<file path="design/flow/run.sh">
#!/bin/bash
# the make line also repeats each setting of config.mk as NAME=value (left out here)
make -C /OpenROAD-flow-scripts/flow DESIGN_CONFIG=/design/flow/config.mk WORK_HOME=/design/flow/orfs CLKGATE_MAP_FILE= finish
</file>
<file path="design/flow/config.mk">
export PLATFORM = sky130hd
export DESIGN_NAME = asx_soupbintcp_itch
export DESIGN_NICKNAME = asx_soupbintcp_itch
export VERILOG_FILES = /design/flow/design.v
export SDC_FILE = /design/flow/constraint.sdc
export NUM_CORES = 4
export LEC_CHECK = 0
export CAP_MARGIN = 20
export CORE_MARGIN = 2
export CORE_UTILIZATION = 61
export CTS_CLUSTER_SIZE = 31
export HOLD_SLACK_MARGIN = 0.3
export SETUP_SLACK_MARGIN = -0.2
export SLEW_MARGIN = 20
</file>
<file path="design/flow/constraint.sdc">
create_clock -name core_clock -period 2.03 [get_ports {clk}]
set_input_delay 0.4060 -clock core_clock [delete_from_list [all_inputs] [get_ports {clk}]]
set_output_delay 0.4060 -clock core_clock [all_outputs]
set_load 0.01 [all_outputs]
</file>
<file path="design/flow/design.v">
module tcp_parser (
    input  wire        clk,
    input  wire        rst,
    input  wire        ip_payload_valid,
    input  wire [7:0]  ip_payload_data,
    input  wire        ip_payload_start,    
    input  wire        ip_payload_end,      
    output wire [15:0] tcp_src_port,
    output wire [15:0] tcp_dst_port,
    output wire [31:0] tcp_seq_num,
    output wire [31:0] tcp_ack_num,
    output wire [3:0]  tcp_data_offset,
    output wire [7:0]  tcp_flags,
    output wire [15:0] tcp_window,
    output wire        tcp_flag_syn,
    output wire        tcp_flag_ack,
    output wire        tcp_flag_fin,
    output wire        tcp_flag_rst,
    output wire        tcp_flag_psh,
    output reg         tcp_payload_valid,
    output reg  [7:0]  tcp_payload_data,
    output reg         tcp_payload_start,
    output reg         tcp_payload_end,
    output reg         tcp_header_valid,
    output reg         tcp_parse_error
);
    localparam [2:0] IDLE         = 3'd0,
                     PARSE_HEADER = 3'd1,
                     SKIP_OPTIONS = 3'd2,
                     PAYLOAD      = 3'd3,
                     ERROR_STATE  = 3'd4;
    reg [2:0]  state;
    reg [5:0]  byte_cnt;
    reg [15:0] src_port_reg;
    reg [15:0] dst_port_reg;
    reg [31:0] seq_num_reg;
    reg [31:0] ack_num_reg;
    reg [3:0]  data_offset_reg;
    reg [7:0]  flags_reg;
    reg [15:0] window_reg;
    reg [5:0]  header_len;
    reg        header_done;
    reg        payload_active;
    always @(posedge clk) begin
        if (rst) begin
            state           <= IDLE;
            byte_cnt        <= 6'd0;
            src_port_reg    <= 16'd0;
            dst_port_reg    <= 16'd0;
            seq_num_reg     <= 32'd0;
            ack_num_reg     <= 32'd0;
            data_offset_reg <= 4'd0;
            flags_reg       <= 8'd0;
            window_reg      <= 16'd0;
            header_len      <= 6'd0;
            header_done     <= 1'b0;
            payload_active  <= 1'b0;
            tcp_header_valid  <= 1'b0;
            tcp_parse_error   <= 1'b0;
            tcp_payload_start <= 1'b0;
            tcp_payload_end   <= 1'b0;
            tcp_payload_valid <= 1'b0;
        end else begin
            tcp_header_valid  <= 1'b0;
            tcp_parse_error   <= 1'b0;
            tcp_payload_start <= 1'b0;
            tcp_payload_end   <= 1'b0;
            tcp_payload_valid <= 1'b0;
            case (state)
                IDLE: begin
                    header_done    <= 1'b0;
                    payload_active <= 1'b0;
                    if (ip_payload_start && ip_payload_valid) begin
                        src_port_reg[15:8] <= ip_payload_data;
                        byte_cnt <= 6'd1;
                        state <= PARSE_HEADER;
                    end
                end
                PARSE_HEADER: begin
                    if (ip_payload_valid) begin
                        case (byte_cnt)
                            6'd1:  src_port_reg[7:0]   <= ip_payload_data;
                            6'd2:  dst_port_reg[15:8]  <= ip_payload_data;
                            6'd3:  dst_port_reg[7:0]   <= ip_payload_data;
                            6'd4:  seq_num_reg[31:24]  <= ip_payload_data;
                            6'd5:  seq_num_reg[23:16]  <= ip_payload_data;
                            6'd6:  seq_num_reg[15:8]   <= ip_payload_data;
                            6'd7:  seq_num_reg[7:0]    <= ip_payload_data;
                            6'd8:  ack_num_reg[31:24]  <= ip_payload_data;
                            6'd9:  ack_num_reg[23:16]  <= ip_payload_data;
                            6'd10: ack_num_reg[15:8]   <= ip_payload_data;
                            6'd11: ack_num_reg[7:0]    <= ip_payload_data;
                            6'd12: begin
                                data_offset_reg <= ip_payload_data[7:4];
                                header_len <= {ip_payload_data[7:4], 2'b00};
                            end
                            6'd13: flags_reg          <= ip_payload_data;
                            6'd14: window_reg[15:8]   <= ip_payload_data;
                            6'd15: window_reg[7:0]    <= ip_payload_data;
                            6'd19: begin
                                if (header_len > 6'd20) begin
                                    state <= SKIP_OPTIONS;
                                end else begin
                                    header_done <= 1'b1;
                                    tcp_header_valid <= 1'b1;
                                    state <= PAYLOAD;
                                end
                            end
                            default: ;
                        endcase
                        byte_cnt <= byte_cnt + 6'd1;
                        if (ip_payload_end && byte_cnt < 6'd19) begin
                            tcp_parse_error <= 1'b1;
                            state <= ERROR_STATE;
                        end
                    end
                end
                SKIP_OPTIONS: begin
                    if (ip_payload_valid) begin
                        byte_cnt <= byte_cnt + 6'd1;
                        if (byte_cnt >= header_len - 6'd1) begin
                            header_done <= 1'b1;
                            tcp_header_valid <= 1'b1;
                            state <= PAYLOAD;
                        end
                        if (ip_payload_end && byte_cnt < header_len - 6'd1) begin
                            tcp_parse_error <= 1'b1;
                            state <= ERROR_STATE;
                        end
                    end
                end
                PAYLOAD: begin
                    if (ip_payload_valid) begin
                        tcp_payload_valid <= 1'b1;
                        tcp_payload_data <= ip_payload_data;
                        if (!payload_active) begin
                            tcp_payload_start <= 1'b1;
                            payload_active <= 1'b1;
                        end
                        if (ip_payload_end) begin
                            tcp_payload_end <= 1'b1;
                            payload_active <= 1'b0;
                            state <= IDLE;
                        end
                    end
                end
                ERROR_STATE: begin
                    if (ip_payload_end)
                        state <= IDLE;
                end
                default: state <= IDLE;
            endcase
            if (ip_payload_end && state != IDLE && state != PAYLOAD) begin
                tcp_parse_error <= 1'b1;
                state <= IDLE;
            end
        end
    end
    assign tcp_src_port    = src_port_reg;
    assign tcp_dst_port    = dst_port_reg;
    assign tcp_seq_num     = seq_num_reg;
    assign tcp_ack_num     = ack_num_reg;
    assign tcp_data_offset = data_offset_reg;
    assign tcp_flags       = flags_reg;
    assign tcp_window      = window_reg;
    assign tcp_flag_fin = flags_reg[0];
    assign tcp_flag_syn = flags_reg[1];
    assign tcp_flag_rst = flags_reg[2];
    assign tcp_flag_psh = flags_reg[3];
    assign tcp_flag_ack = flags_reg[4];
endmodule
module soupbintcp_handler (
    input  wire        clk,
    input  wire        rst,
    input  wire        tcp_payload_valid,
    input  wire [7:0]  tcp_payload_data,
    input  wire        tcp_payload_start,
    input  wire        tcp_payload_end,
    output reg         itch_msg_valid,
    output reg  [7:0]  itch_msg_data,
    output reg         itch_msg_start,
    output reg         itch_msg_end,
    output wire        session_active,
    output wire [63:0] session_sequence,
    output wire [7:0]  pkt_type,
    output reg         pkt_type_valid,
    output reg         pkt_heartbeat,
    output reg         pkt_login_accepted,
    output reg         pkt_login_rejected,
    output reg         pkt_end_session,
    output wire [31:0] seq_data_count,
    output wire [31:0] heartbeat_count,
    output reg         parse_error
);
    localparam [7:0] SOUP_DEBUG          = 8'h2B;   
    localparam [7:0] SOUP_LOGIN_ACCEPTED = 8'h41;   
    localparam [7:0] SOUP_HEARTBEAT      = 8'h48;   
    localparam [7:0] SOUP_LOGIN_REJECTED = 8'h4A;   
    localparam [7:0] SOUP_SEQ_DATA       = 8'h53;   
    localparam [7:0] SOUP_UNSEQ_DATA     = 8'h55;   
    localparam [7:0] SOUP_END_SESSION    = 8'h5A;   
    localparam [2:0] IDLE            = 3'd0,
                     READ_LENGTH_MSB = 3'd1,
                     READ_LENGTH_LSB = 3'd2,
                     READ_TYPE       = 3'd3,
                     READ_PAYLOAD    = 3'd4,
                     SKIP_PAYLOAD    = 3'd5,
                     ERROR_STATE     = 3'd6;
    reg [2:0]  state;
    reg [15:0] pkt_length;
    reg [7:0]  pkt_type_reg;
    reg [15:0] payload_cnt;
    reg [15:0] payload_len;      
    reg        session_active_reg;
    reg [63:0] session_seq_reg;
    reg [31:0] seq_data_cnt;
    reg [31:0] heartbeat_cnt;
    reg        is_seq_data;
    reg        first_payload;
    always @(posedge clk) begin
        if (rst) begin
            state              <= IDLE;
            pkt_length         <= 16'd0;
            pkt_type_reg       <= 8'd0;
            payload_cnt        <= 16'd0;
            payload_len        <= 16'd0;
            session_active_reg <= 1'b0;
            session_seq_reg    <= 64'd0;
            seq_data_cnt       <= 32'd0;
            heartbeat_cnt      <= 32'd0;
            is_seq_data        <= 1'b0;
            first_payload      <= 1'b0;
            itch_msg_valid     <= 1'b0;
            itch_msg_start     <= 1'b0;
            itch_msg_end       <= 1'b0;
            pkt_type_valid     <= 1'b0;
            pkt_heartbeat      <= 1'b0;
            pkt_login_accepted <= 1'b0;
            pkt_login_rejected <= 1'b0;
            pkt_end_session    <= 1'b0;
            parse_error        <= 1'b0;
        end else begin
            itch_msg_valid     <= 1'b0;
            itch_msg_start     <= 1'b0;
            itch_msg_end       <= 1'b0;
            pkt_type_valid     <= 1'b0;
            pkt_heartbeat      <= 1'b0;
            pkt_login_accepted <= 1'b0;
            pkt_login_rejected <= 1'b0;
            pkt_end_session    <= 1'b0;
            parse_error        <= 1'b0;
            case (state)
                IDLE: begin
                    is_seq_data   <= 1'b0;
                    first_payload <= 1'b0;
                    if (tcp_payload_start && tcp_payload_valid) begin
                        pkt_length[15:8] <= tcp_payload_data;
                        state <= READ_LENGTH_LSB;
                    end else if (tcp_payload_valid) begin
                        pkt_length[15:8] <= tcp_payload_data;
                        state <= READ_LENGTH_LSB;
                    end
                end
                READ_LENGTH_MSB: begin
                    if (tcp_payload_valid) begin
                        pkt_length[15:8] <= tcp_payload_data;
                        state <= READ_LENGTH_LSB;
                    end
                end
                READ_LENGTH_LSB: begin
                    if (tcp_payload_valid) begin
                        pkt_length[7:0] <= tcp_payload_data;
                        state <= READ_TYPE;
                    end
                end
                READ_TYPE: begin
                    if (tcp_payload_valid) begin
                        pkt_type_reg <= tcp_payload_data;
                        pkt_type_valid <= 1'b1;
                        payload_len <= pkt_length - 16'd1;
                        payload_cnt <= 16'd0;
                        case (tcp_payload_data)
                            SOUP_HEARTBEAT: begin
                                pkt_heartbeat <= 1'b1;
                                heartbeat_cnt <= heartbeat_cnt + 32'd1;
                                state <= IDLE;
                            end
                            SOUP_LOGIN_ACCEPTED: begin
                                pkt_login_accepted <= 1'b1;
                                session_active_reg <= 1'b1;
                                if (pkt_length > 16'd1) state <= SKIP_PAYLOAD;
                                else                    state <= IDLE;
                            end
                            SOUP_LOGIN_REJECTED: begin
                                pkt_login_rejected <= 1'b1;
                                session_active_reg <= 1'b0;
                                if (pkt_length > 16'd1) state <= SKIP_PAYLOAD;
                                else                    state <= IDLE;
                            end
                            SOUP_END_SESSION: begin
                                pkt_end_session <= 1'b1;
                                session_active_reg <= 1'b0;
                                state <= IDLE;
                            end
                            SOUP_SEQ_DATA: begin
                                is_seq_data <= 1'b1;
                                first_payload <= 1'b1;
                                seq_data_cnt <= seq_data_cnt + 32'd1;
                                session_seq_reg <= session_seq_reg + 64'd1;
                                if (pkt_length > 16'd1) state <= READ_PAYLOAD;
                                else                    state <= IDLE;
                            end
                            SOUP_UNSEQ_DATA: begin
                                if (pkt_length > 16'd1) state <= SKIP_PAYLOAD;
                                else                    state <= IDLE;
                            end
                            SOUP_DEBUG: begin
                                if (pkt_length > 16'd1) state <= SKIP_PAYLOAD;
                                else                    state <= IDLE;
                            end
                            default: begin
                                parse_error <= 1'b1;
                                if (pkt_length > 16'd1) state <= SKIP_PAYLOAD;
                                else                    state <= IDLE;
                            end
                        endcase
                    end
                end
                READ_PAYLOAD: begin
                    if (tcp_payload_valid) begin
                        itch_msg_valid <= 1'b1;
                        itch_msg_data <= tcp_payload_data;
                        if (first_payload) begin
                            itch_msg_start <= 1'b1;
                            first_payload <= 1'b0;
                        end
                        payload_cnt <= payload_cnt + 16'd1;
                        if (payload_cnt >= payload_len - 16'd1) begin
                            itch_msg_end <= 1'b1;
                            state <= IDLE;
                        end
                        if (tcp_payload_end) begin
                            if (payload_cnt < payload_len - 16'd1)
                                itch_msg_end <= 1'b1;
                            state <= IDLE;
                        end
                    end
                end
                SKIP_PAYLOAD: begin
                    if (tcp_payload_valid) begin
                        payload_cnt <= payload_cnt + 16'd1;
                        if (payload_cnt >= payload_len - 16'd1)
                            state <= IDLE;
                        if (tcp_payload_end)
                            state <= IDLE;
                    end
                end
                ERROR_STATE: begin
                    if (tcp_payload_end)
                        state <= IDLE;
                end
                default: state <= IDLE;
            endcase
            if (tcp_payload_end && state != IDLE) begin
                if (state == READ_PAYLOAD && is_seq_data)
                    itch_msg_end <= 1'b1;
                state <= IDLE;
            end
        end
    end
    assign session_active   = session_active_reg;
    assign session_sequence = session_seq_reg;
    assign pkt_type         = pkt_type_reg;
    assign seq_data_count   = seq_data_cnt;
    assign heartbeat_count  = heartbeat_cnt;
endmodule
module asx_itch_parser (
    input  wire        clk,
    input  wire        rst,
    input  wire        itch_msg_valid,
    input  wire [7:0]  itch_msg_data,
    input  wire        itch_msg_start,
    input  wire        itch_msg_end,
    output reg         msg_valid,
    output wire [7:0]  msg_type,
    output reg         msg_error,
    output wire [31:0] timestamp,
    output wire [63:0] order_id,
    output wire [31:0] orderbook_id,
    output wire        side,
    output reg         add_order_valid,
    output reg         add_order_start,
    output wire [63:0] quantity,
    output wire [31:0] price,
    output wire [15:0] order_attributes,
    output reg         order_executed_valid,
    output wire [63:0] exec_quantity,
    output wire [63:0] match_id,
    output wire [31:0] combo_group_id,
    output reg         order_cancel_valid,
    output wire [63:0] cancel_quantity,
    output reg         order_delete_valid,
    output reg         order_replace_valid,
    output wire [63:0] new_order_id,
    output wire [63:0] new_quantity,
    output wire [31:0] new_price,
    output reg         directory_valid,
    output wire [63:0] symbol,
    output wire [95:0] isin,
    output wire [7:0]  price_decimals,
    output wire [31:0] round_lot_size,
    output reg         system_event_valid,
    output wire [7:0]  event_code,
    output wire [31:0] total_messages,
    output wire [31:0] parse_errors
);
    localparam [2:0] IDLE        = 3'd0,
                     READ_TYPE   = 3'd1,
                     COUNT_BYTES = 3'd2,
                     COMPLETE    = 3'd3,
                     ERROR_STATE = 3'd4;
    localparam [7:0] ASX_MSG_TIMESTAMP         = 8'h54;   
    localparam [7:0] ASX_MSG_SYSTEM_EVENT      = 8'h53;   
    localparam [7:0] ASX_MSG_ORDER_BOOK_DIR    = 8'h52;   
    localparam [7:0] ASX_MSG_COMBINATION_LEG   = 8'h4D;   
    localparam [7:0] ASX_MSG_TICK_SIZE         = 8'h4C;   
    localparam [7:0] ASX_MSG_ORDER_BOOK_STATE  = 8'h4F;   
    localparam [7:0] ASX_MSG_ADD_ORDER         = 8'h41;   
    localparam [7:0] ASX_MSG_ADD_ORDER_ATTRIB  = 8'h46;   
    localparam [7:0] ASX_MSG_ORDER_EXECUTED    = 8'h45;   
    localparam [7:0] ASX_MSG_ORDER_EXEC_PRICE  = 8'h43;   
    localparam [7:0] ASX_MSG_ORDER_CANCEL      = 8'h58;   
    localparam [7:0] ASX_MSG_ORDER_DELETE      = 8'h44;   
    localparam [7:0] ASX_MSG_ORDER_REPLACE     = 8'h55;   
    localparam [7:0] ASX_MSG_TRADE             = 8'h50;   
    localparam [7:0] ASX_MSG_CROSS_TRADE       = 8'h51;   
    localparam [7:0] ASX_MSG_BROKEN_TRADE      = 8'h42;   
    function [7:0] get_asx_msg_length;
        input [7:0] t;
        begin
            case (t)
                ASX_MSG_TIMESTAMP:        get_asx_msg_length = 8'd5;
                ASX_MSG_SYSTEM_EVENT:     get_asx_msg_length = 8'd6;
                ASX_MSG_ORDER_BOOK_DIR:   get_asx_msg_length = 8'd57;
                ASX_MSG_COMBINATION_LEG:  get_asx_msg_length = 8'd21;
                ASX_MSG_TICK_SIZE:        get_asx_msg_length = 8'd22;
                ASX_MSG_ORDER_BOOK_STATE: get_asx_msg_length = 8'd10;
                ASX_MSG_ADD_ORDER:        get_asx_msg_length = 8'd39;
                ASX_MSG_ADD_ORDER_ATTRIB: get_asx_msg_length = 8'd40;
                ASX_MSG_ORDER_EXECUTED:   get_asx_msg_length = 8'd31;
                ASX_MSG_ORDER_EXEC_PRICE: get_asx_msg_length = 8'd40;
                ASX_MSG_ORDER_CANCEL:     get_asx_msg_length = 8'd19;
                ASX_MSG_ORDER_DELETE:     get_asx_msg_length = 8'd15;
                ASX_MSG_ORDER_REPLACE:    get_asx_msg_length = 8'd45;
                ASX_MSG_TRADE:            get_asx_msg_length = 8'd37;
                ASX_MSG_CROSS_TRADE:      get_asx_msg_length = 8'd41;
                ASX_MSG_BROKEN_TRADE:     get_asx_msg_length = 8'd15;
                default:                  get_asx_msg_length = 8'd0;
            endcase
        end
    endfunction
    reg [2:0]  state;
    reg [7:0]  current_msg_type;
    reg [7:0]  expected_length;
    reg [7:0]  byte_counter;
    reg [31:0] timestamp_reg;
    reg [63:0] order_id_reg;
    reg [31:0] orderbook_id_reg;
    reg        side_reg;
    reg [63:0] quantity_reg;
    reg [31:0] price_reg;
    reg [15:0] order_attributes_reg;
    reg [63:0] exec_quantity_reg;
    reg [7:0]  event_code_reg;
    reg [31:0] msg_counter;
    reg [31:0] error_counter;
    wire [7:0] new_len = get_asx_msg_length(itch_msg_data);
    wire [8:0] byte_counter_p1 = {1'b0, byte_counter} + 9'd1;
    wire       last_byte       = byte_counter_p1 >= {1'b0, expected_length};
    always @(posedge clk) begin
        if (rst) begin
            state                <= IDLE;
            current_msg_type     <= 8'd0;
            expected_length      <= 8'd0;
            byte_counter         <= 8'd0;
            msg_counter          <= 32'd0;
            error_counter        <= 32'd0;
            msg_valid            <= 1'b0;
            msg_error            <= 1'b0;
            add_order_valid      <= 1'b0;
            add_order_start      <= 1'b0;
            order_executed_valid <= 1'b0;
            order_cancel_valid   <= 1'b0;
            order_delete_valid   <= 1'b0;
            order_replace_valid  <= 1'b0;
            directory_valid      <= 1'b0;
            system_event_valid   <= 1'b0;
        end else begin
            msg_valid            <= 1'b0;
            msg_error            <= 1'b0;
            add_order_valid      <= 1'b0;
            add_order_start      <= 1'b0;
            order_executed_valid <= 1'b0;
            order_cancel_valid   <= 1'b0;
            order_delete_valid   <= 1'b0;
            order_replace_valid  <= 1'b0;
            directory_valid      <= 1'b0;
            system_event_valid   <= 1'b0;
            case (state)
                IDLE: begin
                    if (itch_msg_start && itch_msg_valid) begin
                        current_msg_type <= itch_msg_data;
                        expected_length  <= new_len;
                        byte_counter     <= 8'd1;
                        if (itch_msg_data == ASX_MSG_ADD_ORDER)
                            add_order_start <= 1'b1;
                        if (new_len == 8'd0)
                            state <= ERROR_STATE;
                        else
                            state <= COUNT_BYTES;
                    end
                end
                READ_TYPE: begin
                    state <= IDLE;
                end
                COUNT_BYTES: begin
                    if (itch_msg_valid) begin
                        if (current_msg_type == ASX_MSG_ADD_ORDER) begin
                            case (byte_counter)
                            8'd1: timestamp_reg[31:24] <= itch_msg_data;
                            8'd2: timestamp_reg[23:16] <= itch_msg_data;
                            8'd3: timestamp_reg[15:8] <= itch_msg_data;
                            8'd4: timestamp_reg[7:0] <= itch_msg_data;
                            8'd5: order_id_reg[63:56] <= itch_msg_data;
                            8'd6: order_id_reg[55:48] <= itch_msg_data;
                            8'd7: order_id_reg[47:40] <= itch_msg_data;
                            8'd8: order_id_reg[39:32] <= itch_msg_data;
                            8'd9: order_id_reg[31:24] <= itch_msg_data;
                            8'd10: order_id_reg[23:16] <= itch_msg_data;
                            8'd11: order_id_reg[15:8] <= itch_msg_data;
                            8'd12: order_id_reg[7:0] <= itch_msg_data;
                            8'd13: orderbook_id_reg[31:24] <= itch_msg_data;
                            8'd14: orderbook_id_reg[23:16] <= itch_msg_data;
                            8'd15: orderbook_id_reg[15:8] <= itch_msg_data;
                            8'd16: orderbook_id_reg[7:0] <= itch_msg_data;
                            8'd17: side_reg <= (itch_msg_data == 8'h42);
                            8'd18: quantity_reg[63:56] <= itch_msg_data;
                            8'd19: quantity_reg[55:48] <= itch_msg_data;
                            8'd20: quantity_reg[47:40] <= itch_msg_data;
                            8'd21: quantity_reg[39:32] <= itch_msg_data;
                            8'd22: quantity_reg[31:24] <= itch_msg_data;
                            8'd23: quantity_reg[23:16] <= itch_msg_data;
                            8'd24: quantity_reg[15:8] <= itch_msg_data;
                            8'd25: quantity_reg[7:0] <= itch_msg_data;
                            8'd26: price_reg[31:24] <= itch_msg_data;
                            8'd27: price_reg[23:16] <= itch_msg_data;
                            8'd28: price_reg[15:8] <= itch_msg_data;
                            8'd29: price_reg[7:0] <= itch_msg_data;
                            8'd30: order_attributes_reg[15:8] <= itch_msg_data;
                            8'd31: order_attributes_reg[7:0] <= itch_msg_data;
                            default: ;
                            endcase
                        end else if (current_msg_type == ASX_MSG_ORDER_EXECUTED) begin
                            case (byte_counter)
                            8'd1: timestamp_reg[31:24] <= itch_msg_data;
                            8'd2: timestamp_reg[23:16] <= itch_msg_data;
                            8'd3: timestamp_reg[15:8] <= itch_msg_data;
                            8'd4: timestamp_reg[7:0] <= itch_msg_data;
                            8'd5: order_id_reg[63:56] <= itch_msg_data;
                            8'd6: order_id_reg[55:48] <= itch_msg_data;
                            8'd7: order_id_reg[47:40] <= itch_msg_data;
                            8'd8: order_id_reg[39:32] <= itch_msg_data;
                            8'd9: order_id_reg[31:24] <= itch_msg_data;
                            8'd10: order_id_reg[23:16] <= itch_msg_data;
                            8'd11: order_id_reg[15:8] <= itch_msg_data;
                            8'd12: order_id_reg[7:0] <= itch_msg_data;
                            8'd13: orderbook_id_reg[31:24] <= itch_msg_data;
                            8'd14: orderbook_id_reg[23:16] <= itch_msg_data;
                            8'd15: orderbook_id_reg[15:8] <= itch_msg_data;
                            8'd16: orderbook_id_reg[7:0] <= itch_msg_data;
                            8'd17: side_reg <= (itch_msg_data == 8'h42);
                            8'd18: exec_quantity_reg[63:56] <= itch_msg_data;
                            8'd19: exec_quantity_reg[55:48] <= itch_msg_data;
                            8'd20: exec_quantity_reg[47:40] <= itch_msg_data;
                            8'd21: exec_quantity_reg[39:32] <= itch_msg_data;
                            8'd22: exec_quantity_reg[31:24] <= itch_msg_data;
                            8'd23: exec_quantity_reg[23:16] <= itch_msg_data;
                            8'd24: exec_quantity_reg[15:8] <= itch_msg_data;
                            8'd25: exec_quantity_reg[7:0] <= itch_msg_data;
                            default: ;
                            endcase
                        end else if (current_msg_type == ASX_MSG_ORDER_DELETE) begin
                            case (byte_counter)
                            8'd1: timestamp_reg[31:24] <= itch_msg_data;
                            8'd2: timestamp_reg[23:16] <= itch_msg_data;
                            8'd3: timestamp_reg[15:8] <= itch_msg_data;
                            8'd4: timestamp_reg[7:0] <= itch_msg_data;
                            8'd5: order_id_reg[63:56] <= itch_msg_data;
                            8'd6: order_id_reg[55:48] <= itch_msg_data;
                            8'd7: order_id_reg[47:40] <= itch_msg_data;
                            8'd8: order_id_reg[39:32] <= itch_msg_data;
                            8'd9: order_id_reg[31:24] <= itch_msg_data;
                            8'd10: order_id_reg[23:16] <= itch_msg_data;
                            8'd11: order_id_reg[15:8] <= itch_msg_data;
                            8'd12: order_id_reg[7:0] <= itch_msg_data;
                            8'd13: orderbook_id_reg[31:24] <= itch_msg_data;
                            8'd14: orderbook_id_reg[23:16] <= itch_msg_data;
                            default: ;
                            endcase
                        end else if (current_msg_type == ASX_MSG_SYSTEM_EVENT) begin
                            case (byte_counter)
                            8'd1: timestamp_reg[31:24] <= itch_msg_data;
                            8'd2: timestamp_reg[23:16] <= itch_msg_data;
                            8'd3: timestamp_reg[15:8] <= itch_msg_data;
                            8'd4: timestamp_reg[7:0] <= itch_msg_data;
                            8'd5: event_code_reg <= itch_msg_data;
                            default: ;
                            endcase
                        end
                        if (last_byte)
                            state <= COMPLETE;
                        byte_counter <= byte_counter + 8'd1;
                        if (itch_msg_end) begin
                            if (!last_byte)
                                state <= ERROR_STATE;
                            else
                                state <= COMPLETE;
                        end
                    end
                end
                COMPLETE: begin
                    msg_counter <= msg_counter + 32'd1;
                    msg_valid <= 1'b1;
                    case (current_msg_type)
                        ASX_MSG_ADD_ORDER:      add_order_valid <= 1'b1;
                        ASX_MSG_ORDER_EXECUTED: order_executed_valid <= 1'b1;
                        ASX_MSG_ORDER_CANCEL:   order_cancel_valid <= 1'b1;
                        ASX_MSG_ORDER_DELETE:   order_delete_valid <= 1'b1;
                        ASX_MSG_ORDER_REPLACE:  order_replace_valid <= 1'b1;
                        ASX_MSG_ORDER_BOOK_DIR: directory_valid <= 1'b1;
                        ASX_MSG_SYSTEM_EVENT:   system_event_valid <= 1'b1;
                        default: ;
                    endcase
                    state <= IDLE;
                end
                ERROR_STATE: begin
                    msg_error <= 1'b1;
                    error_counter <= error_counter + 32'd1;
                    state <= IDLE;
                end
                default: state <= IDLE;
            endcase
        end
    end
    assign msg_type         = current_msg_type;
    assign timestamp        = timestamp_reg;
    assign order_id         = order_id_reg;
    assign orderbook_id     = orderbook_id_reg;
    assign side             = side_reg;
    assign quantity         = quantity_reg;
    assign price            = price_reg;
    assign order_attributes = order_attributes_reg;
    assign exec_quantity    = exec_quantity_reg;
    assign match_id         = 64'd0;
    assign combo_group_id   = 32'd0;
    assign cancel_quantity  = 64'd0;
    assign new_order_id     = 64'd0;
    assign new_quantity     = 64'd0;
    assign new_price        = 32'd0;
    assign symbol           = 64'd0;
    assign isin             = 96'd0;
    assign price_decimals   = 8'd0;
    assign round_lot_size   = 32'd0;
    assign event_code       = event_code_reg;
    assign total_messages   = msg_counter;
    assign parse_errors     = error_counter;
endmodule
module asx_soupbintcp_itch (
    input  wire        clk,
    input  wire        rst,
    input  wire        ip_payload_valid,
    input  wire [7:0]  ip_payload_data,
    input  wire        ip_payload_start,
    input  wire        ip_payload_end,
    output wire [15:0] tcp_src_port,
    output wire [15:0] tcp_dst_port,
    output wire [31:0] tcp_seq_num,
    output wire [31:0] tcp_ack_num,
    output wire [3:0] tcp_data_offset,
    output wire [7:0] tcp_flags,
    output wire [15:0] tcp_window,
    output wire tcp_flag_syn,
    output wire tcp_flag_ack,
    output wire tcp_flag_fin,
    output wire tcp_flag_rst,
    output wire tcp_flag_psh,
    output wire tcp_header_valid,
    output wire tcp_parse_error,
    output wire session_active,
    output wire [63:0] session_sequence,
    output wire [7:0] pkt_type,
    output wire pkt_type_valid,
    output wire pkt_heartbeat,
    output wire pkt_login_accepted,
    output wire pkt_login_rejected,
    output wire pkt_end_session,
    output wire [31:0] seq_data_count,
    output wire [31:0] heartbeat_count,
    output wire parse_error,
    output wire msg_valid,
    output wire [7:0] msg_type,
    output wire msg_error,
    output wire [31:0] timestamp,
    output wire [63:0] order_id,
    output wire [31:0] orderbook_id,
    output wire side,
    output wire add_order_valid,
    output wire add_order_start,
    output wire [63:0] quantity,
    output wire [31:0] price,
    output wire [15:0] order_attributes,
    output wire order_executed_valid,
    output wire [63:0] exec_quantity,
    output wire order_cancel_valid,
    output wire order_delete_valid,
    output wire order_replace_valid,
    output wire directory_valid,
    output wire system_event_valid,
    output wire [7:0] event_code,
    output wire [31:0] total_messages,
    output wire [31:0] parse_errors
);
    wire       tcp_payload_valid;
    wire [7:0] tcp_payload_data;
    wire       tcp_payload_start;
    wire       tcp_payload_end;
    wire       itch_tcp_valid;
    wire [7:0] itch_tcp_data;
    wire       itch_tcp_start;
    wire       itch_tcp_end;
    wire [63:0] unused_match_id;
    wire [31:0] unused_combo_group_id;
    wire [63:0] unused_cancel_quantity;
    wire [63:0] unused_new_order_id;
    wire [63:0] unused_new_quantity;
    wire [31:0] unused_new_price;
    wire [63:0] unused_symbol;
    wire [95:0] unused_isin;
    wire [7:0] unused_price_decimals;
    wire [31:0] unused_round_lot_size;
    tcp_parser tcp_parser_inst (
        .clk               (clk),
        .rst               (rst),
        .ip_payload_valid  (ip_payload_valid),
        .ip_payload_data   (ip_payload_data),
        .ip_payload_start  (ip_payload_start),
        .ip_payload_end    (ip_payload_end),
        .tcp_src_port      (tcp_src_port),
        .tcp_dst_port      (tcp_dst_port),
        .tcp_seq_num       (tcp_seq_num),
        .tcp_ack_num       (tcp_ack_num),
        .tcp_data_offset   (tcp_data_offset),
        .tcp_flags         (tcp_flags),
        .tcp_window        (tcp_window),
        .tcp_flag_syn      (tcp_flag_syn),
        .tcp_flag_ack      (tcp_flag_ack),
        .tcp_flag_fin      (tcp_flag_fin),
        .tcp_flag_rst      (tcp_flag_rst),
        .tcp_flag_psh      (tcp_flag_psh),
        .tcp_header_valid  (tcp_header_valid),
        .tcp_parse_error   (tcp_parse_error),
        .tcp_payload_valid (tcp_payload_valid),
        .tcp_payload_data  (tcp_payload_data),
        .tcp_payload_start (tcp_payload_start),
        .tcp_payload_end   (tcp_payload_end)
    );
    soupbintcp_handler soupbintcp_inst (
        .clk                (clk),
        .rst                (rst),
        .tcp_payload_valid  (tcp_payload_valid),
        .tcp_payload_data   (tcp_payload_data),
        .tcp_payload_start  (tcp_payload_start),
        .tcp_payload_end    (tcp_payload_end),
        .itch_msg_valid     (itch_tcp_valid),
        .itch_msg_data      (itch_tcp_data),
        .itch_msg_start     (itch_tcp_start),
        .itch_msg_end       (itch_tcp_end),
        .session_active     (session_active),
        .session_sequence   (session_sequence),
        .pkt_type           (pkt_type),
        .pkt_type_valid     (pkt_type_valid),
        .pkt_heartbeat      (pkt_heartbeat),
        .pkt_login_accepted (pkt_login_accepted),
        .pkt_login_rejected (pkt_login_rejected),
        .pkt_end_session    (pkt_end_session),
        .seq_data_count     (seq_data_count),
        .heartbeat_count    (heartbeat_count),
        .parse_error        (parse_error)
    );
    asx_itch_parser asx_itch_inst (
        .clk                  (clk),
        .rst                  (rst),
        .itch_msg_valid       (itch_tcp_valid),
        .itch_msg_data        (itch_tcp_data),
        .itch_msg_start       (itch_tcp_start),
        .itch_msg_end         (itch_tcp_end),
        .msg_valid            (msg_valid),
        .msg_type             (msg_type),
        .msg_error            (msg_error),
        .timestamp            (timestamp),
        .order_id             (order_id),
        .orderbook_id         (orderbook_id),
        .side                 (side),
        .add_order_valid      (add_order_valid),
        .add_order_start      (add_order_start),
        .quantity             (quantity),
        .price                (price),
        .order_attributes     (order_attributes),
        .order_executed_valid (order_executed_valid),
        .exec_quantity        (exec_quantity),
        .order_cancel_valid   (order_cancel_valid),
        .order_delete_valid   (order_delete_valid),
        .order_replace_valid  (order_replace_valid),
        .directory_valid      (directory_valid),
        .system_event_valid   (system_event_valid),
        .event_code           (event_code),
        .total_messages       (total_messages),
        .parse_errors         (parse_errors),
        .match_id             (unused_match_id),
        .combo_group_id       (unused_combo_group_id),
        .cancel_quantity      (unused_cancel_quantity),
        .new_order_id         (unused_new_order_id),
        .new_quantity         (unused_new_quantity),
        .new_price            (unused_new_price),
        .symbol               (unused_symbol),
        .isin                 (unused_isin),
        .price_decimals       (unused_price_decimals),
        .round_lot_size       (unused_round_lot_size)
    );
endmodule
</file>
==> results of run 1 <==
final cells by class:
| cell class | instances | share of cell area |
|---|---|---|
| multi-input cells | 1781 | 0.263 |
| inverters | 68 | 0.00581 |
| flip-flops and latches | 765 | 0.424 |
| clock inverters | 31 | 0.00681 |
| clock buffers | 103 | 0.0496 |
| repair buffers | 1069 | 0.233 |
| diodes | 5 | 0.000285 |
| well taps | 615 | 0.0175 |
layer usage:
metal	vias to the layer above	part of all wire	global-route usage	wire [µm]
li1	11700	-	-	-
met1	13800	0.31	0.479	39000
met2	2699	0.45	0.728	58200
met3	1041	0.13	0.142	17200
met4	6	0.11	0.306	13500
met5	-	0.00065	0	83
timing repair:
item / in CTS / in global routing
hold endpoints to repair: 1 / 0
hold buffers: 1 / 0
setup buffers: 30 / 42
setup endpoints to repair: 196 / 394
resized: 104 / 152
cloned: 5 / 0
pin swaps: 56 / 65
through the flow:
step	total power (W)	setup slack, ns	hold slack, ns	instance area (µm²)	TNS, ns
global placement	0.0168	-0.689	0.443	39900	-138.63
CTS	0.0307	-0.812	0.385	43200	-79.63
floorplan	0.0166	-0.553	0.425	30000	-62.49
detailed placement	0.0169	-0.822	0.445	39900	-160.41
global route	0.0315	-1.13	0.428	43900	-166.07
finish	0.0311	-1.17	0.406	43900	-141.88
==> run_results.csv, run 1 <==
group,metric,value,unit
grt,grt_max_degree,132,
sta,finalSetupViolCount,638,
worst_setup_path,worstPathArrival,3.67,ns
routing,drtIter0Drc,4341,
routing,vias_per_cell,6.60,
sta,fmax,313,MHz
synth,synth-area-yosys,29700,µm²
floorplan,die_area,50400,µm²
power,p_seq,0.0160,W
synth,xor_share,0.0579,
synth,netlist_instances,2751,
hold_path,holdCritStartpoint,"rst",
run,max-cap-violations,0,
routing,first_pass_iters,10,
worst_setup_path,setup.worst_path.start,"soupbintcp_inst.session_seq_reg[17]$_SDFFE_PP0P_",
power,swShare,0.215,
outcome,status,"failed layout checks",
cells_and_area,regArea,18600,µm²
synth,yosysMostFrequentCell,"dfxtp_1",
clock_network,htree_levels,3,
synth,yosys_cells,2751,
power,max-vdd-ir-drop,0.802,mV
power,power_frac_comb,0.020,
synth,synth.distinct_cells,69,
floorplan,num_rows,80,
synth,async_reset_ff_frac,0,
cells_and_area,post-route-util,0.918,
worst_setup_path,path_buffers,0,
grt,grt_pass1_wl,168,mm
routing,ant_nets,0,
worst_setup_path,path_max_fanout,7,
routing,drt-wirelength-per-cell,28.8,µm
worst_setup_path,reg2reg_to,"soupbintcp_inst.session_seq_reg[55]$_SDFFE_PP0P_",
sta,slew_viol_final,0,
hold_path,min_to,"tcp_parser_inst.dst_port_reg[12]$_SDFFE_PP0P_",
synth,synthAoiAreaFrac,0.0640,
worst_setup_path,crit_chain,"nand4_1 -> nor4_1 -> nand3_1 -> or4_4 -> or3_4 -> a21oi_2",
sta,layout_setup_ws,-1.17,ns
worst_setup_path,endpoint,"soupbintcp_inst.session_seq_reg[55]$_SDFFE_PP0P_",
hold_path,hold_path_class,"in -> reg",
cells_and_area,final_nets,3818,
power,powerClk,0.0145,W
cells_and_area,area_growth,48.0,%
cells_and_area,nFillCells,1756,
synth,yosysTopAreaCell,"edfxtp_1",
place,numPortBuffers,681,
clock_network,cts.sinks,765,
routing,vias,29300,
worst_setup_path,rrSetupSlack,-1.17,ns
worst_setup_path,crit_type,"reg -> reg",
clock_network,clk_latency,0.66,ns
run,tool_warnings,42,
worst_setup_path,path_delay_family,"simple AND/OR/NAND/NOR gates",
worst_setup_path,cp-end-kind,"flip-flop",
grt,grt_pass1_vias,27400,
clock_network,numCtsBuffers,75,
synth,ys_sh_adder,0.0190,
clock_network,clkTransAtPathRegs,0.07,ns
synth,area_leaders,"edfxtp_1, dfxtp_1, nor2_1",
power,p_seq_frac,0.514,
outcome,violatedChecks,"negative setup slack",
synth,synthTopLogicFamily,"simple AND/OR/NAND/NOR gates",
cells_and_area,comb_area,11600,µm²
sta,hold_viol_final,0,
grt,grt_usage,0.439,
place,place_congestion,0.939,
power,power.group.top,"registers",
sta,finClkSkew,0.0335,ns
routing,wl,128,mm
synth,synth_flop_count,765,
sta,period_needed,3.20,ns
synth,simple_gate_area_frac,0.184,
power,clockPowerShare,0.467,
routing,drc,0,
grt,overflow,0,
synth,yosysSeqAreaShare,0.627,
place,dp_hpwl,72.1,mm
worst_setup_path,crit_slowest_cell,"or4_4",
sta,tightestPinTransition,1.10,ns
floorplan,die.size.y,225,µm
worst_setup_path,r2r_start,"soupbintcp_inst.session_seq_reg[17]$_SDFFE_PP0P_",
worst_setup_path,cp-start-kind,"flip-flop",
sta,grt_setup_unrepaired,"yes",
sta,fin_crit_sh,1.58,
hold_path,whs_path_depth,4,
synth,netlist_area,29700,µm²
synth,netlist.area_leader.share,0.333,
cells_and_area,final_cells,4437,
worst_setup_path,crit_required,2.50,ns
worst_setup_path,rr_worst_depth,6,
worst_setup_path,cpPeakStageDelay,0.69,ns
sta,relSlewSlack,0.264,
synth,syn_area_per_cell,10.8,µm²
synth,synth_warnings,3,
floorplan,fp_util,0.620,
synth,floorplan.nets,2809,
synth,edf_count,329,
worst_setup_path,cp.depth,6,
power,power.leakage,16.3,nW
floorplan,pin_count,682,
clock_network,cts_buffer_depth,3,
floorplan,core_region_area,47800,µm²
power,comb_power,0.000613,W
place,place_inst,4258,
power,internal_power,0.0244,W
floorplan,die_w,225,µm
synth,flop_cell,"dfxtp_1",
synth,common_cells,"dfxtp_1, nor2_1, edfxtp_1",
power,p_per_area,707,nW/µm²
clock_network,cts_tree,"yes",
synth,mux_share,0.0204,
grt,antenna_found_initial,5,
power,p_sw,0.00666,W
clock_network,root_buffer,"clkbuf_16",
==> run 2, diff against run 1 <==
CORE_UTILIZATION = 29   (was 61)
CTS_CLUSTER_SIZE = not set   (was 31)
HOLD_SLACK_MARGIN = not set   (was 0.3)
SETUP_SLACK_MARGIN = not set   (was -0.2)
clock period = 6.85 ns   (was 2.03 ns; I/O delays follow)
==> run 2 against run 1 <==
Compared with the run above:
- wire length down 26%
- highest routed layer is now met4
- first-iteration DRC count shrank 69%
- synthesized cell count did not move
- the run now finishes clean
==> run_results.csv, run 2 <==
group,metric,value,unit
sta,finalSetupViolCount,0,
cells_and_area,regArea,18600,µm²
routing,vias_per_cell,4.73,
power,power.group.top,"registers",
routing,drc,0,
clock_network,clk_latency,0.65,ns
worst_setup_path,cpPeakStageDelay,0.73,ns
power,p_per_area,232,nW/µm²
sta,tightestPinTransition,1.14,ns
power,clockPowerShare,0.481,
synth,synth_flop_count,765,
synth,yosys_cells,2751,
clock_network,numCtsBuffers,85,
synth,netlist_instances,2751,
synth,xor_share,0.0579,
synth,yosysMostFrequentCell,"dfxtp_1",
floorplan,core_region_area,102000,µm²
hold_path,whs_path_depth,2,
cells_and_area,final_nets,3466,
routing,vias,22900,
routing,ant_nets,0,
worst_setup_path,cp-end-kind,"flip-flop",
grt,grt_pass1_wl,138,mm
clock_network,cts_tree,"yes",
place,dp_hpwl,65.7,mm
power,power.leakage,13.6,nW
worst_setup_path,path_max_fanout,66,
routing,wl,94.9,mm
worst_setup_path,path_buffers,1,
worst_setup_path,reg2reg_to,"asx_itch_inst.quantity_reg[6]$_DFFE_PP_",
run,max-cap-violations,0,
grt,overflow,0,
sta,period_needed,3.76,ns
clock_network,root_buffer,"clkbuf_16",
routing,drtIter0Drc,1330,
grt,grt_pass1_vias,21800,
synth,netlist_area,29700,µm²
power,power_frac_comb,0.015,
sta,hold_viol_final,0,
worst_setup_path,rr_worst_depth,5,
synth,synth_warnings,3,
power,powerClk,0.00453,W
power,p_seq_frac,0.504,
routing,antenna_cells,0,
synth,yosysTopAreaCell,"edfxtp_1",
worst_setup_path,crit_required,7.11,ns
synth,mux_share,0.0204,
routing,drt-wirelength-per-cell,19.6,µm
grt,grt_usage,0.173,
cells_and_area,area_growth,37.0,%
sta,fmax,266,MHz
place,postPlaceCellArea,37900,µm²
worst_setup_path,cp.depth,6,
worst_setup_path,worstPathArrival,4.02,ns
floorplan,die.size.y,324,µm
power,max-vdd-ir-drop,0.179,mV
clock_network,postCtsSetupBuffers,0,
clock_network,cts.sinks,765,
synth,common_cells,"dfxtp_1, nor2_1, edfxtp_1",
hold_path,holdCritStartpoint,"tcp_parser_inst.dst_port_reg[13]$_SDFFE_PP0P_",
synth,yosysSeqAreaShare,0.627,
floorplan,num_rows,117,
cells_and_area,final_cells,4841,
synth,floorplan.nets,2809,
synth,syn_area_per_cell,10.8,µm²
synth,simple_gate_area_frac,0.184,
cells_and_area,comb_area,10300,µm²
power,internal_power,0.00739,W
hold_path,min_to,"tcp_parser_inst.dst_port_reg[13]$_SDFFE_PP0P_",
clock_network,cts_buffer_depth,3,
synth,area_leaders,"edfxtp_1, dfxtp_1, nor2_1",
run,tool_warnings,36,
clock_network,ctsHoldBuffers,0,
power,swShare,0.214,
clock_network,cts_resized,0,
worst_setup_path,cp-start-kind,"input port",
grt,grt_max_degree,176,
synth,synthAoiAreaFrac,0.0640,
sta,grt_setup_unrepaired,"no",
grt,antenna_found_initial,1,
place,numPortBuffers,681,
floorplan,pin_count,682,
worst_setup_path,r2r_start,"asx_itch_inst.current_msg_type[1]$_SDFFE_PP0P_",
synth,synth-area-yosys,29700,µm²
floorplan,die_area,105000,µm²
worst_setup_path,crit_chain,"buf_8 -> nand2b_1 -> nor4_1 -> nand2_1 -> or3_1 -> nor2_1",
sta,finClkSkew,0.0389,ns
sta,fin_crit_sh,0.549,
clock_network,htree_levels,3,
worst_setup_path,endpoint,"asx_itch_inst.quantity_reg[6]$_DFFE_PP_",
power,p_sw,0.00202,W
place,place_congestion,0.800,
cells_and_area,nFillCells,9903,
sta,fin_tns_setup,0,ns
synth,edf_count,329,
synth,ys_sh_adder,0.0190,
synth,async_reset_ff_frac,0,
cells_and_area,design_area,40600,µm²
place,place_inst,4689,
floorplan,fp_util,0.292,
clock_network,clkTransAtPathRegs,0.06,ns
worst_setup_path,path_delay_family,"simple AND/OR/NAND/NOR gates",
hold_path,hold_path_class,"reg -> reg",
sta,relSlewSlack,0.237,
worst_setup_path,crit_type,"in -> reg",
synth,netlist.area_leader.share,0.333,
power,p_seq,0.00474,W
power,comb_power,0.000145,W
worst_setup_path,rrSetupSlack,3.25,ns
synth,flop_cell,"dfxtp_1",
outcome,status,"no timing/DRC/antenna violations",
routing,first_pass_iters,5,
synth,synthTopLogicFamily,"simple AND/OR/NAND/NOR gates",
worst_setup_path,setup.worst_path.start,"rst",
power,p_total,0.00941,W
sta,slew_viol_final,0,
worst_setup_path,crit_slowest_cell,"nor2_1",
floorplan,die_w,324,µm
synth,synth.distinct_cells,69,
## run 2: area by class of cell
cell class                      instances  share of cell area
Inverter                               68             0.00628
Multi-Input combinational cell       1779               0.253
Clock buffer                          110              0.0592
Timing Repair Buffer                  709               0.173
Tap cell                             1368              0.0421
Clock inverter                         42             0.00878
Sequential cell                       765               0.458
## run 2: layer usage
layer	wire length, µm	track usage
met5	0	0
met4	2310	0.0525
met3	9790	0.0677
met2	44300	0.287
met1	38500	0.205
## run 2: metrics by stage
step | hold slack (ns) | utilization | setup slack, ns
4_1_cts | 0.455 | 0.400 | 3.13
3_5_place_dp | 0.449 | 0.373 | 2.42
3_3_place_gp | 0.441 | 0.373 | 2.43
6_report | 0.454 | 0.400 | 3.09
2_1_floorplan | 0.424 | - | 3.61
5_1_grt | 0.471 | 0.400 | 2.93
==> run 3, diff against run 2 <==
CORE_UTILIZATION = 60   (was 29)
CTS_CLUSTER_SIZE = 36   (was not set)
SETUP_SLACK_MARGIN = -0.2   (was not set)
clock period = 2.02 ns   (was 6.85 ns; I/O delays follow)
==> run 3 against run 2 <==
Compared with the run above:
- now fails the layout checks on negative setup slack
- first-iteration DRC count rose to 2.6 times the previous value
- sequential power rose to 3.4 times the previous value
- hold slack worse by 0.32 ns
- non-clock buffer count up 336
- die size down 51%
- final cell count down 7.8%
- flip-flop count unchanged
- register-to-register slack worse by 4.4 ns
- cell area up 7.7%
- combinational power rose to 4.2 times the previous value
==> run_results.csv, run 3 <==
group,metric,value,unit
outcome,status,"failed layout checks",
outcome,violatedChecks,"negative setup slack",
grt,grt_usage,0.435,
worst_setup_path,cp-start-kind,"flip-flop",
worst_setup_path,worstPathArrival,3.68,ns
floorplan,core_region_area,48800,µm²
synth,simple_gate_area_frac,0.184,
power,p_seq_frac,0.519,
floorplan,die_area,51200,µm²
clock_network,clkTransAtPathRegs,0.06,ns
routing,vias,28600,
synth,yosysTopAreaCell,"edfxtp_1",
power,clockPowerShare,0.462,
routing,drc,0,
synth,async_reset_ff_frac,0,
routing,vias_per_cell,6.42,
synth,yosys_cells,2751,
power,p_total,0.0309,W
floorplan,die_w,226,µm
routing,ant_nets,0,
synth,synthAoiAreaFrac,0.0640,
place,numPortBuffers,681,
synth,netlist.area_leader.share,0.333,
run,max-cap-violations,0,
synth,synth.distinct_cells,69,
synth,synth-area-yosys,29700,µm²
hold_path,whs_path_depth,3,
floorplan,fp_util,0.607,
worst_setup_path,path_delay_family,"simple AND/OR/NAND/NOR gates",
sta,tightestPinTransition,0.982,ns
sta,slew_viol_final,0,
sta,finalSetupViolCount,682,
clock_network,cts_buffer_depth,3,
grt,overflow,0,
synth,synth_flop_count,765,
synth,synth_warnings,3,
power,powerClk,0.0143,W
grt,grt_pass1_wl,168,mm
routing,drt-wirelength-per-cell,28.2,µm
synth,xor_share,0.0579,
grt,antenna_found_initial,5,
clock_network,root_buffer,"clkbuf_16",
power,p_per_area,707,nW/µm²
routing,drtIter0Drc,3469,
hold_path,hold_path_class,"in -> reg",
sta,fin_tns_setup,-152.33,ns
place,dp_hpwl,72.4,mm
worst_setup_path,crit_required,2.54,ns
worst_setup_path,crit_chain,"or4_4 -> or3_4 -> nor4_4 -> xnor2_1 -> ha_1 -> nand3_1 -> nor2_2 -> a22o_1 -> a41oi_2 -> a2111oi_1",
clock_network,cts.sinks,765,
synth,ys_sh_adder,0.0190,
worst_setup_path,reg2reg_to,"soupbintcp_inst.itch_msg_end$_SDFF_PP0_",
power,comb_power,0.000603,W
sta,relSlewSlack,0.344,
worst_setup_path,rrSetupSlack,-1.14,ns
grt,grt_max_degree,186,
worst_setup_path,rr_worst_depth,10,
synth,synthTopLogicFamily,"simple AND/OR/NAND/NOR gates",
sta,finClkSkew,0.0341,ns
place,place_congestion,0.917,
synth,area_leaders,"edfxtp_1, dfxtp_1, nor2_1",
worst_setup_path,setup.worst_path.start,"soupbintcp_inst.payload_len[6]$_SDFFE_PP0P_",
run,tool_warnings,44,
synth,netlist_instances,2751,
worst_setup_path,path_max_fanout,3,
cells_and_area,comb_area,11500,µm²
synth,floorplan.nets,2809,
worst_setup_path,cpPeakStageDelay,0.56,ns
power,power.leakage,16.1,nW
power,power.group.top,"registers",
synth,syn_area_per_cell,10.8,µm²
cells_and_area,area_growth,47.5,%
synth,netlist_area,29700,µm²
floorplan,num_rows,81,
grt,grt_pass1_vias,27000,
sta,hold_viol_final,0,
worst_setup_path,endpoint,"soupbintcp_inst.itch_msg_end$_SDFF_PP0_",
clock_network,cts_tree,"yes",
power,internal_power,0.0239,W
power,power_frac_comb,0.020,
synth,yosysMostFrequentCell,"dfxtp_1",
power,p_seq,0.0160,W
cells_and_area,nFillCells,2137,
synth,mux_share,0.0204,
synth,flop_cell,"dfxtp_1",
power,max-vdd-ir-drop,0.670,mV
sta,period_needed,3.16,ns
synth,edf_count,329,
cells_and_area,final_nets,3794,
worst_setup_path,path_buffers,0,
power,swShare,0.228,
hold_path,holdCritStartpoint,"rst",
routing,first_pass_iters,10,
floorplan,pin_count,682,
sta,fmax,316,MHz
sta,fin_crit_sh,1.56,
hold_path,min_to,"soupbintcp_inst.pkt_type_reg[3]$_SDFFE_PP0P_",
power,p_sw,0.00704,W
clock_network,ctsHoldBuffers,0,
floorplan,die.size.y,226,µm
worst_setup_path,cp.depth,10,
synth,common_cells,"dfxtp_1, nor2_1, edfxtp_1",
sta,layout_setup_ws,-1.14,ns
worst_setup_path,crit_slowest_cell,"or4_4",
routing,wl,126,mm
worst_setup_path,cp-end-kind,"flip-flop",
worst_setup_path,crit_type,"reg -> reg",
sta,grt_setup_unrepaired,"yes",
synth,yosysSeqAreaShare,0.627,
worst_setup_path,r2r_start,"soupbintcp_inst.payload_len[6]$_SDFFE_PP0P_",
cells_and_area,regArea,18600,µm²
clock_network,clk_latency,0.66,ns
clock_network,numCtsBuffers,75,
clock_network,htree_levels,3,
run 3: what timing repair did:
action,4_1_cts,5_1_grt
pin swaps,34,67
setup buffers,16,24
resized,68,150
cloned,2,4
setup endpoints to repair,279,419
run 3: final cells by class:
class,count,share of cell area
antenna,3,0.000172
clock buffer,96,0.0470
clock inverter,39,0.00772
inverter,68,0.00584
multi-input combinational,1781,0.262
sequential,765,0.426
tap,664,0.0190
timing repair buffer,1045,0.232
run 3: through the flow:
stage	worst slack [ns]	utilization	instances	hold slack, ns	area, µm²
6_report	-1.14	0.895	4461	0.137	43700
5_1_grt	-1.23	0.895	4461	0.141	43700
4_1_cts	-0.831	0.876	4437	0.133	42800
3_5_place_dp	-0.860	0.817	4287	0.448	39900
3_3_place_gp	-0.685	0.817	4287	0.442	39900
2_1_floorplan	-0.563	-	2751	0.425	30000
run 3: layer usage:
metal | GRT usage | vias up | share of wire
li1 | - | 11700 | -
met1 | 0.463 | 13600 | 0.31
met2 | 0.724 | 2474 | 0.46
met3 | 0.161 | 889 | 0.13
met4 | 0.292 | 2 | 0.10
met5 | 0 | - | 0.00014
==> run 4, diff against run 3 <==
ABC_AREA = 1   (was not set)
CORE_ASPECT_RATIO = 0.5   (was not set)
CORE_UTILIZATION = 62   (was 60)
CTS_CLUSTER_DIAMETER = 62   (was not set)
CTS_CLUSTER_SIZE = 14   (was 36)
SETUP_SLACK_MARGIN = not set   (was -0.2)
clock period = 2.51 ns   (was 2.02 ns; I/O delays follow)
==> run 4 against run 3 <==
Compared with the run above:
- cell area shrank 3.9%
- clock-buffer cell count decreased by 4
- largest cell class unchanged
- still fails the layout checks on negative setup slack
- synthesized cell count grew 30%
- worst setup slack better by 0.56 ns
- hold slack worse by 0.00062 ns
- via count rose by 3.8%
- clock skew grew 0.015 ns
==> run_results.csv, run 4 <==
group,metric,value,unit
outcome,status,"failed layout checks",
outcome,violatedChecks,"negative setup slack",
sta,fin_tns_setup,-2.75,ns
synth,ys_sh_adder,0.0176,
grt,overflow,0,
clock_network,clkTransAtPathRegs,0.08,ns
synth,async_reset_ff_frac,0,
run,max-cap-violations,0,
power,powerClk,0.00922,W
place,dp_hpwl,71.4,mm
synth,syn_area_per_cell,8.95,µm²
sta,tightestPinTransition,0.996,ns
grt,antenna_found_initial,1,
place,place_congestion,0.969,
worst_setup_path,reg2reg_to,"asx_itch_inst.state[2]$_DFF_P_",
floorplan,pin_count,682,
run,tool_warnings,40,
worst_setup_path,r2r_start,"asx_itch_inst.byte_counter[0]$_SDFFE_PP0P_",
synth,common_cells,"nand2_1, dfxtp_1, inv_1",
synth,netlist_area,31900,µm²
clock_network,cts.sinks,765,
worst_setup_path,crit_type,"reg -> reg",
power,power.leakage,14.8,nW
synth,synthAoiAreaFrac,0.0985,
synth,mux_share,0,
worst_setup_path,setup.worst_path.start,"asx_itch_inst.byte_counter[0]$_SDFFE_PP0P_",
cells_and_area,final_nets,4393,
routing,first_pass_iters,22,
sta,fin_crit_sh,1.23,
clock_network,numCtsBuffers,60,
synth,synth-area-yosys,31900,µm²
routing,drt-wirelength-per-cell,21.5,µm
clock_network,cts_tree,"yes",
synth,yosysMostFrequentCell,"nand2_1",
synth,yosys_cells,3567,
hold_path,whs_path_depth,2,
sta,finalSetupViolCount,15,
synth,synth_warnings,3,
sta,hold_viol_final,0,
cells_and_area,area_growth,31.6,%
worst_setup_path,rr_worst_depth,16,
power,comb_power,0.00115,W
sta,fin_hold_ws,0.137,ns
routing,wl,109,mm
grt,grt_usage,0.377,
synth,yosysSeqAreaShare,0.583,
worst_setup_path,path_max_fanout,4,
power,p_seq,0.0131,W
synth,xor_share,0.0261,
routing,drc,0,
synth,edf_count,329,
synth,floorplan.nets,3625,
floorplan,die_w,325,µm
cells_and_area,post-route-util,0.831,
power,power_frac_comb,0.049,
place,numPortBuffers,681,
floorplan,num_rows,58,
power,clockPowerShare,0.393,
power,power.group.top,"registers",
clock_network,clk_latency,0.66,ns
power,swShare,0.234,
sta,layout_setup_ws,-0.583,ns
floorplan,die_area,53500,µm²
floorplan,fp_util,0.631,
clock_network,htree_levels,2,
synth,synth_flop_count,765,
synth,yosysTopAreaCell,"edfxtp_1",
synth,flop_cell,"dfxtp_1",
worst_setup_path,crit_required,3.11,ns
cells_and_area,nFillCells,2980,
power,p_total,0.0234,W
synth,netlist.area_leader.share,0.309,
synth,area_leaders,"edfxtp_1, dfxtp_1, nand2_1",
clock_network,cts_buffer_depth,3,
synth,netlist_instances,3567,
hold_path,hold_path_class,"in -> reg",
sta,finClkSkew,0.0495,ns
worst_setup_path,rrSetupSlack,-0.58,ns
worst_setup_path,path_buffers,2,
worst_setup_path,cp-start-kind,"flip-flop",
worst_setup_path,worstPathArrival,3.69,ns
clock_network,root_buffer,"clkbuf_16",
worst_setup_path,cpPeakStageDelay,0.42,ns
sta,period_needed,3.09,ns
routing,drtIter0Drc,3540,
worst_setup_path,cp-end-kind,"flip-flop",
grt,grt_pass1_vias,27800,
routing,vias_per_cell,5.88,
floorplan,die.size.y,164,µm
clock_network,ctsHoldBuffers,0,
worst_setup_path,path_delay_family,"simple AND/OR/NAND/NOR gates",
sta,slew_viol_final,0,
worst_setup_path,crit_top_cell,"nand2_1",
worst_setup_path,cp.depth,16,
routing,ant_nets,0,
sta,relSlewSlack,0.336,
worst_setup_path,crit_slowest_cell,"dfxtp_2",
power,p_sw,0.00549,W
synth,synth.distinct_cells,57,
worst_setup_path,endpoint,"asx_itch_inst.state[2]$_DFF_P_",
power,p_seq_frac,0.558,
power,max-vdd-ir-drop,0.591,mV
hold_path,holdCritStartpoint,"rst",
routing,vias,29700,
grt,grt_pass1_wl,158,mm
grt,grt_max_degree,173,
power,p_per_area,558,nW/µm²
floorplan,core_region_area,50600,µm²
synth,simple_gate_area_frac,0.210,
power,internal_power,0.0179,W
worst_setup_path,crit_chain,"ha_4 -> nand2_1 -> inv_2 -> nand2_2 -> xor2_1 -> inv_1 -> ha_1 -> nand2_1 -> nor3_1 -> nor2_1 -> nand2_1 -> o21ai_2 -> nand2_1 -> o21ai_1 -> nand2_1 -> nand2_1",
synth,synthTopLogicFamily,"simple AND/OR/NAND/NOR gates",
sta,grt_setup_unrepaired,"yes",
hold_path,min_to,"asx_itch_inst.byte_counter[7]$_SDFFE_PP0P_",
sta,fmax,323,MHz
run 4: cell type report:
cell class,instances,area [µm²],share of cell area
diodes,1,2.50,0.0000596
clock buffers,92,1640,0.0391
clock inverters,3,90.1,0.00214
inverters,437,1650,0.0394
multi-input cells,2267,11400,0.271
flip-flops and latches,765,18600,0.443
well taps,690,863,0.0205
repair buffers,804,7750,0.185
run 4: metrics by stage:
stage,setup WS [ns],instance area [µm²],std cells
5_1_grt,-0.571,42000,5059
6_report,-0.583,42000,5059
3_5_place_dp,-0.241,40100,4948
2_1_floorplan,0.0313,32000,3567
4_1_cts,-0.158,41900,5048
3_3_place_gp,-0.131,40100,4948
run 4: what timing repair did:
item / CTS / global route
resized: 13 / 22
setup endpoints to repair: 7 / 122
buffers inserted: 5 / 10
pin swaps: 11 / 12
run 4: layer usage:
layer | GRT usage | routed length [µm] | up-vias
met5 | 0 | 0 | -
met4 | 0.171 | 6650 | 0
met3 | 0.0681 | 10600 | 473
met2 | 0.669 | 52700 | 1975
met1 | 0.453 | 38900 | 13900
li1 | - | - | 13400
==> run 5, diff against run 4 <==
ABC_AREA = not set   (was 1)
CORE_ASPECT_RATIO = not set   (was 0.5)
CORE_UTILIZATION = 57   (was 62)
CTS_CLUSTER_DIAMETER = not set   (was 62)
CTS_CLUSTER_SIZE = 29   (was 14)
HOLD_SLACK_MARGIN = 0.27   (was not set)
SETUP_SLACK_MARGIN = 0.52   (was not set)
clock period = 2.02 ns   (was 2.51 ns; I/O delays follow)
==> run 5 against run 4 <==
Compared with the run above:
- the layout still fails its checks (negative setup slack)
- worst setup slack got worse by 0.50 ns
- synthesized cell count down 23%
- non-clock buffer count increased by 367
- total power rose by 32%
- clock skew rose by 0.013 ns
==> run_results.csv, run 5 <==
group,metric,value,unit
outcome,status,"failed layout checks",
outcome,violatedChecks,"negative setup slack",
hold_path,holdCritStartpoint,"rst",
cells_and_area,nFillCells,1610,
routing,vias,30300,
floorplan,core_region_area,51400,µm²
grt,grt_pass1_wl,170,mm
sta,finalSetupViolCount,500,
power,internal_power,0.0237,W
synth,ys_sh_adder,0.0190,
clock_network,cts_tree,"yes",
hold_path,min_to,"asx_itch_inst.state[2]$_DFF_P_",
synth,synth-area-yosys,29700,µm²
synth,synth_warnings,3,
worst_setup_path,cp-start-kind,"flip-flop",
grt,grt_max_degree,223,
worst_setup_path,crit_chain,"nand4_1 -> buf_4 -> buf_4 -> buf_4 -> nor3_1 -> nand4_1 -> buf_4 -> nor2_4 -> xnor2_2 -> nor2_1",
worst_setup_path,reg2reg_to,"soupbintcp_inst.session_seq_reg[38]$_SDFFE_PP0P_",
routing,vias_per_cell,6.58,
floorplan,num_rows,83,
cells_and_area,design_area,47500,µm²
sta,tightestPinTransition,1.20,ns
clock_network,clk_latency,0.68,ns
power,comb_power,0.000686,W
worst_setup_path,crit_slowest_cell,"nor3_1",
routing,ant_nets,0,
synth,synth.distinct_cells,69,
synth,yosysMostFrequentCell,"dfxtp_1",
synth,syn_area_per_cell,10.8,µm²
place,dp_hpwl,71.7,mm
run,tool_warnings,43,
power,power.group.top,"registers",
sta,layout_setup_ws,-1.08,ns
clock_network,numCtsBuffers,75,
floorplan,die_area,53900,µm²
routing,drt-wirelength-per-cell,30.9,µm
cells_and_area,area_growth,60.2,%
clock_network,cts_buffer_depth,3,
run,max-cap-violations,0,
floorplan,die.size.y,232,µm
worst_setup_path,endpoint,"soupbintcp_inst.session_seq_reg[38]$_SDFFE_PP0P_",
worst_setup_path,rr_worst_depth,10,
synth,xor_share,0.0579,
synth,floorplan.nets,2809,
sta,grt_setup_unrepaired,"yes",
clock_network,cts.sinks,765,
cells_and_area,comb_area,13300,µm²
worst_setup_path,crit_type,"reg -> reg",
worst_setup_path,r2r_start,"soupbintcp_inst.session_seq_reg[15]$_SDFFE_PP0P_",
sta,hold_viol_final,0,
sta,fin_crit_sh,1.53,
synth,mux_share,0.0204,
routing,drc,0,
cells_and_area,regArea,19100,µm²
routing,antenna_cells,0,
place,numPortBuffers,681,
worst_setup_path,cp.depth,10,
synth,area_leaders,"edfxtp_1, dfxtp_1, nor2_1",
cells_and_area,post-route-util,0.924,
synth,yosysSeqAreaShare,0.627,
hold_path,whs_path_depth,5,
power,p_seq_frac,0.517,
worst_setup_path,crit_required,2.51,ns
worst_setup_path,rrSetupSlack,-1.08,ns
power,p_seq,0.0159,W
cells_and_area,final_cells,4604,
routing,drtIter0Drc,3900,
worst_setup_path,path_delay_family,"simple AND/OR/NAND/NOR gates",
synth,synth_flop_count,765,
grt,grt_pass1_vias,27400,
sta,finClkSkew,0.0626,ns
power,p_per_area,649,nW/µm²
floorplan,fp_util,0.577,
place,place_inst,4265,
synth,yosysTopAreaCell,"edfxtp_1",
clock_network,root_buffer,"clkbuf_16",
power,clockPowerShare,0.461,
synth,common_cells,"dfxtp_1, nor2_1, edfxtp_1",
worst_setup_path,path_buffers,4,
worst_setup_path,crit_top_cell,"buf_4",
place,place_congestion,0.900,
synth,netlist_instances,2751,
worst_setup_path,cp-end-kind,"flip-flop",
routing,wl,142,mm
place,pre_cts_slack,-0.788,ns
grt,overflow,0,
grt,grt_usage,0.418,
sta,period_needed,3.10,ns
power,p_sw,0.00718,W
routing,first_pass_iters,10,
synth,async_reset_ff_frac,0,
sta,slew_viol_final,0,
power,power_frac_comb,0.022,
synth,flop_cell,"dfxtp_1",
worst_setup_path,path_max_fanout,7,
worst_setup_path,worstPathArrival,3.59,ns
worst_setup_path,setup.worst_path.start,"soupbintcp_inst.session_seq_reg[15]$_SDFFE_PP0P_",
sta,relSlewSlack,0.201,
power,max-vdd-ir-drop,0.688,mV
synth,simple_gate_area_frac,0.184,
synth,netlist_area,29700,µm²
clock_network,htree_levels,3,
synth,synthAoiAreaFrac,0.0640,
power,powerClk,0.0142,W
grt,antenna_found_initial,3,
worst_setup_path,cpPeakStageDelay,0.91,ns
power,power.leakage,17.9,nW
synth,synthTopLogicFamily,"simple AND/OR/NAND/NOR gates",
place,postPlaceCellArea,40400,µm²
sta,fmax,323,MHz
floorplan,pin_count,682,
synth,netlist.area_leader.share,0.333,
power,p_total,0.0308,W
synth,yosys_cells,2751,
cells_and_area,final_nets,3923,
synth,edf_count,329,
power,swShare,0.233,
hold_path,hold_path_class,"in -> reg",
floorplan,die_w,232,µm
clock_network,clkTransAtPathRegs,0.09,ns
[run 5: final cells by class]
type / count / area share
clock buffer: 102 / 0.0430
clock inverter: 34 / 0.00572
inverter: 68 / 0.00548
multi-input combinational: 1784 / 0.280
sequential: 765 / 0.401
tap: 680 / 0.0179
timing repair buffer: 1171 / 0.247
[run 5: what timing repair did]
item,4_1_cts,5_1_grt
endpoints found under the setup margin,1391,1426
gates resized,1351,599
setup buffers,101,88
cloned,7,5
endpoints found under the hold margin,15,0
hold buffers,2,0
pin swaps,92,188
[run 5: routing by layer]
layer / share of wire / global-route usage / vias to the layer above
li1: - / - / 12000
met1: 0.30 / 0.452 / 14300
met2: 0.45 / 0.712 / 2884
met3: 0.14 / 0.125 / 1111
met4: 0.11 / 0.274 / 0
met5: 0 / 0 / -
[run 5: through the flow]
step                      setup TNS, ns  hold WS, ns
after floorplan                  -65.98        0.430
after global placement           -97.52        0.440
after detailed placement        -117.22        0.446
after CTS                        -71.19        0.360
after global routing            -146.80        0.405
final                           -142.64        0.415
Power is estimated from default activity; no workload was simulated.
